## v6
Design lms_core, start of the top module:
module lms_core #(
    parameter WIDTH = 16,
    parameter FRAC  = 8
)(
    input wire clk,
    input wire rst,
    input wire start,
    input wire signed [WIDTH-1:0] x_in,
    input wire signed [WIDTH-1:0] d_in,
    output reg signed [WIDTH-1:0] y_out,
    output reg signed [WIDTH-1:0] e_out,
    output reg done
);
clock: 7.03 ns
lec_check: 0
cap_margin: 20
core_margin: 2
core_utilization: 72
place_density: 0.67
setup_slack_margin: 1.22
slew_margin: 20
run.sh (not shown) runs the stock make flow with config.mk's settings and CLKGATE_MAP_FILE=.
v6 reached the end of the flow, and the finished layout is clean on the timing, DRC and antenna checks.
diff inputs: v6 => v7
==> flow/config.mk <==
export PLATFORM = sky130hd
export DESIGN_NAME = lms_core
export DESIGN_NICKNAME = lms_core
export VERILOG_FILES = /design/flow/design.v
export SDC_FILE = /design/flow/constraint.sdc
export NUM_CORES = 4
export LEC_CHECK = 0
export CAP_MARGIN = 5
export CORE_MARGIN = 2
export CORE_UTILIZATION = 72
export CTS_CLUSTER_DIAMETER = 106
export PLACE_DENSITY = 0.63
export SETUP_SLACK_MARGIN = 0.51
export SLEW_MARGIN = 20
==> flow/constraint.sdc <==
create_clock -name core_clock -period 6.22 [get_ports {clk}]
set_input_delay 1.2440 -clock core_clock [delete_from_list [all_inputs] [get_ports {clk}]]
set_output_delay 1.2440 -clock core_clock [all_outputs]
set_load 0.01 [all_outputs]
## What came out
v7: routed length on met2 0.63% below v6. Relative to v6, shortest clock period the worst path allows after layout has gone down in v7. Vias: v7 above v6. v7 vs v6 — count of plain and timing-repair buffers in the layout climbed by more than half. Between v6 and v7, the area occupied by multi-input gates figures differ only marginally. Of v6 and v7, just one finished clean: v6. Across both runs, worst-margin pin slew was lower for v7 than for v6. Final cell count ended up about 2.7% higher on v7 than on v6. v7 vs v6: fill cell instance count of the final layout down by a few percent.


Starting RTL as in the previous note.
make LEC_CHECK=0 ABC_AREA=1 CAP_MARGIN=20 CORE_ASPECT_RATIO=1.2 CORE_MARGIN=4 CORE_UTILIZATION=35 CTS_CLUSTER_DIAMETER=54 GPL_ROUTABILITY_DRIVEN=0 GPL_TIMING_DRIVEN=0 HOLD_SLACK_MARGIN=0.04 MAX_ROUTING_LAYER=met4 MIN_ROUTING_LAYER=met1 PLACE_DENSITY_LB_ADDON=0.03 SETUP_SLACK_MARGIN=0.98 SLEW_MARGIN=20 finish   # period 5.26 ns
The starting point finished with setup timing left.
Rerun with:
- ABC_AREA: 1 -> default
- CORE_ASPECT_RATIO: 1.2 -> default
- CORE_MARGIN: 4 -> 2
- CORE_UTILIZATION: 35 -> 51
- CTS_CLUSTER_DIAMETER: 54 -> default
- GPL_ROUTABILITY_DRIVEN: 0 -> default
- GPL_TIMING_DRIVEN: 0 -> default
- HOLD_SLACK_MARGIN: 0.04 -> default
- MAX_ROUTING_LAYER: met4 -> default
- MIN_ROUTING_LAYER: met1 -> default
- PLACE_DENSITY_LB_ADDON: 0.03 -> default
- SETUP_SLACK_MARGIN: 0.98 -> default
- clock period: 5.26 -> 7.42 ns (I/O delays scaled with it)
With this change the flow ran to the end with no violations.
Wire length shrinks by a quarter to a third.
Sequential cell count stays the same.
Combinational power shrinks by well over a third.
Area after synthesis shrinks slightly.
Design area shrinks by roughly a tenth.
Clock-buffer cell count shrinks by 11.


The RTL this note starts from:
==> flow/design.v <==
`timescale 1ns / 1ps
module lms_core #(
    parameter WIDTH = 16,
    parameter FRAC  = 8
)(
    input wire clk,
    input wire rst,
    input wire start,
    input wire signed [WIDTH-1:0] x_in,
    input wire signed [WIDTH-1:0] d_in,
    output reg signed [WIDTH-1:0] y_out,
    output reg signed [WIDTH-1:0] e_out,
    output reg done
);
    localparam signed [WIDTH-1:0] MU_FIXED = 16'd2; 
    reg signed [WIDTH-1:0] w0, w1, w2, w3, w4, w5, w6, w7;
    reg signed [WIDTH-1:0] x0, x1, x2, x3, x4, x5, x6, x7;
    reg [4:0] bit_idx;       
    reg signed [31:0] acc;       
    reg signed [WIDTH-1:0] w_sum;  
    reg signed [WIDTH-1:0] slice_reg; 
    reg signed [31:0] slice_shifted;
    reg signed [WIDTH-1:0] term0, term1, term2, term3, term4, term5, term6, term7;
    reg [2:0] state;
    localparam IDLE = 0, CALC_OFFSET = 1, CALC_SLICE = 2, CALC_ACC = 3, CALC_E = 4, UPDATE_W = 5;
    function signed [WIDTH-1:0] fixed_mul;
        input signed [WIDTH-1:0] a, b;
        reg signed [2*WIDTH-1:0] res;
        begin
            res = a * b;
            fixed_mul = res >>> FRAC;
        end
    endfunction
    always @(posedge clk) begin
        if (rst) begin
            w0<=0; w1<=0; w2<=0; w3<=0; w4<=0; w5<=0; w6<=0; w7<=0;
            x0<=0; x1<=0; x2<=0; x3<=0; x4<=0; x5<=0; x6<=0; x7<=0;
            y_out <= 0; e_out <= 0; done <= 0;
            state <= IDLE;
        end else begin
            case (state)
                IDLE: begin
                    done <= 0;
                    if (start) begin
                        x7<=x6; x6<=x5; x5<=x4; x4<=x3; x3<=x2; x2<=x1; x1<=x0;
                        x0 <= x_in;
                        state <= CALC_OFFSET;
                    end
                end
                CALC_OFFSET: begin
                    w_sum = w0 + w1 + w2 + w3 + w4 + w5 + w6 + w7;
                    acc <= -w_sum; 
                    bit_idx <= 0; 
                    state <= CALC_SLICE;
                end
                CALC_SLICE: begin
                    if (bit_idx == WIDTH-1) begin
                         slice_reg <= (x0[bit_idx] ? -w0 : w0) + 
                                      (x1[bit_idx] ? -w1 : w1) + 
                                      (x2[bit_idx] ? -w2 : w2) + 
                                      (x3[bit_idx] ? -w3 : w3) + 
                                      (x4[bit_idx] ? -w4 : w4) + 
                                      (x5[bit_idx] ? -w5 : w5) + 
                                      (x6[bit_idx] ? -w6 : w6) + 
                                      (x7[bit_idx] ? -w7 : w7);
                    end else begin
                         slice_reg <= (x0[bit_idx] ? w0 : -w0) + 
                                      (x1[bit_idx] ? w1 : -w1) + 
                                      (x2[bit_idx] ? w2 : -w2) + 
                                      (x3[bit_idx] ? w3 : -w3) + 
                                      (x4[bit_idx] ? w4 : -w4) + 
                                      (x5[bit_idx] ? w5 : -w5) + 
                                      (x6[bit_idx] ? w6 : -w6) + 
                                      (x7[bit_idx] ? w7 : -w7);
                    end
                    state <= CALC_ACC;
                end
                CALC_ACC: begin
                    slice_shifted = {{16{slice_reg[15]}}, slice_reg};
                    acc <= acc + (slice_shifted <<< bit_idx);
                    if (bit_idx == WIDTH-1)
                        state <= CALC_E;
                    else begin
                        bit_idx <= bit_idx + 1;
                        state <= CALC_SLICE;
                    end
                end
                CALC_E: begin
                    y_out <= acc >>> 9;
                    e_out <= d_in - (acc >>> 9);
                    state <= UPDATE_W;
                end
                UPDATE_W: begin
                    term0 = fixed_mul(MU_FIXED, x0);
                    term1 = fixed_mul(MU_FIXED, x1);
                    term2 = fixed_mul(MU_FIXED, x2);
                    term3 = fixed_mul(MU_FIXED, x3);
                    term4 = fixed_mul(MU_FIXED, x4);
                    term5 = fixed_mul(MU_FIXED, x5);
                    term6 = fixed_mul(MU_FIXED, x6);
                    term7 = fixed_mul(MU_FIXED, x7);
                    if (e_out > 0) begin
                        w0 <= w0 + term0; w1 <= w1 + term1; w2 <= w2 + term2; w3 <= w3 + term3;
                        w4 <= w4 + term4; w5 <= w5 + term5; w6 <= w6 + term6; w7 <= w7 + term7;
                    end else if (e_out < 0) begin
                        w0 <= w0 - term0; w1 <= w1 - term1; w2 <= w2 - term2; w3 <= w3 - term3;
                        w4 <= w4 - term4; w5 <= w5 - term5; w6 <= w6 - term6; w7 <= w7 - term7;
                    end
                    done <= 1;
                    state <= IDLE;
                end
            endcase
        end
    end
endmodule
Settings: LEC_CHECK=0, ABC_AREA=1, CAP_MARGIN=0, CORE_MARGIN=2, CORE_UTILIZATION=72, CTS_CLUSTER_DIAMETER=59, PLACE_DENSITY_LB_ADDON=0.07, SETUP_SLACK_MARGIN=1.21, SLEW_MARGIN=20; clock period 4.74 ns.
The starting point did not get past global routing (5_1_grt).
Next try:
Settings changed: CAP_MARGIN 0 to 20, CORE_ASPECT_RATIO from default to 0.82, CORE_MARGIN 2 to 4, CORE_UTILIZATION 72 to 40, CTS_CLUSTER_DIAMETER 59 to default, GPL_ROUTABILITY_DRIVEN from default to 0, GPL_TIMING_DRIVEN from default to 0, PLACE_DENSITY_LB_ADDON 0.07 to default, SETUP_SLACK_MARGIN 1.21 to default.
Clock period 4.74 ns to 5.26 ns, I/O delays scaled along.
Outcome: This time the run produced a layout that fails on setup timing. Die area goes up by 83%. Area after synthesis does not change. Synthesized cell count is unchanged.
Next try:
Settings changed: CAP_MARGIN 20 to 0, CORE_ASPECT_RATIO 0.82 to 0.91, CORE_MARGIN 4 to 2, CORE_UTILIZATION 40 to 72, CTS_CLUSTER_DIAMETER from default to 54, CTS_CLUSTER_SIZE from default to 93, GPL_ROUTABILITY_DRIVEN 0 to default, GPL_TIMING_DRIVEN 0 to default, MAX_ROUTING_LAYER from default to met4, SETUP_SLACK_MARGIN from default to 0.51, TNS_END_PERCENT from default to 75.
Clock period 5.26 ns to 6.18 ns, I/O delays scaled along.
The new run finished but fails on setup timing.
Non-clock buffer count fell by 6.
Final cell count goes down by 7.9%.
Final area drops by 1.3%.
Next try:
Settings changed: CAP_MARGIN 0 to 20, CORE_ASPECT_RATIO 0.91 to default, CTS_CLUSTER_DIAMETER 54 to 397, CTS_CLUSTER_SIZE 93 to 99, MAX_ROUTING_LAYER met4 to default, PLACE_DENSITY from default to 0.42, SETUP_SLACK_MARGIN 0.51 to default, TNS_END_PERCENT 75 to default.
Clock period 6.18 ns to 2.3 ns, I/O delays scaled along.
Result: This time the run died in clock tree synthesis (4_1_cts) with DPL-0038; die area hardly moves; synthesized cell count stays the same; synthesized area does not change.
No activity file was given, so power comes from the tool's default toggle rates.
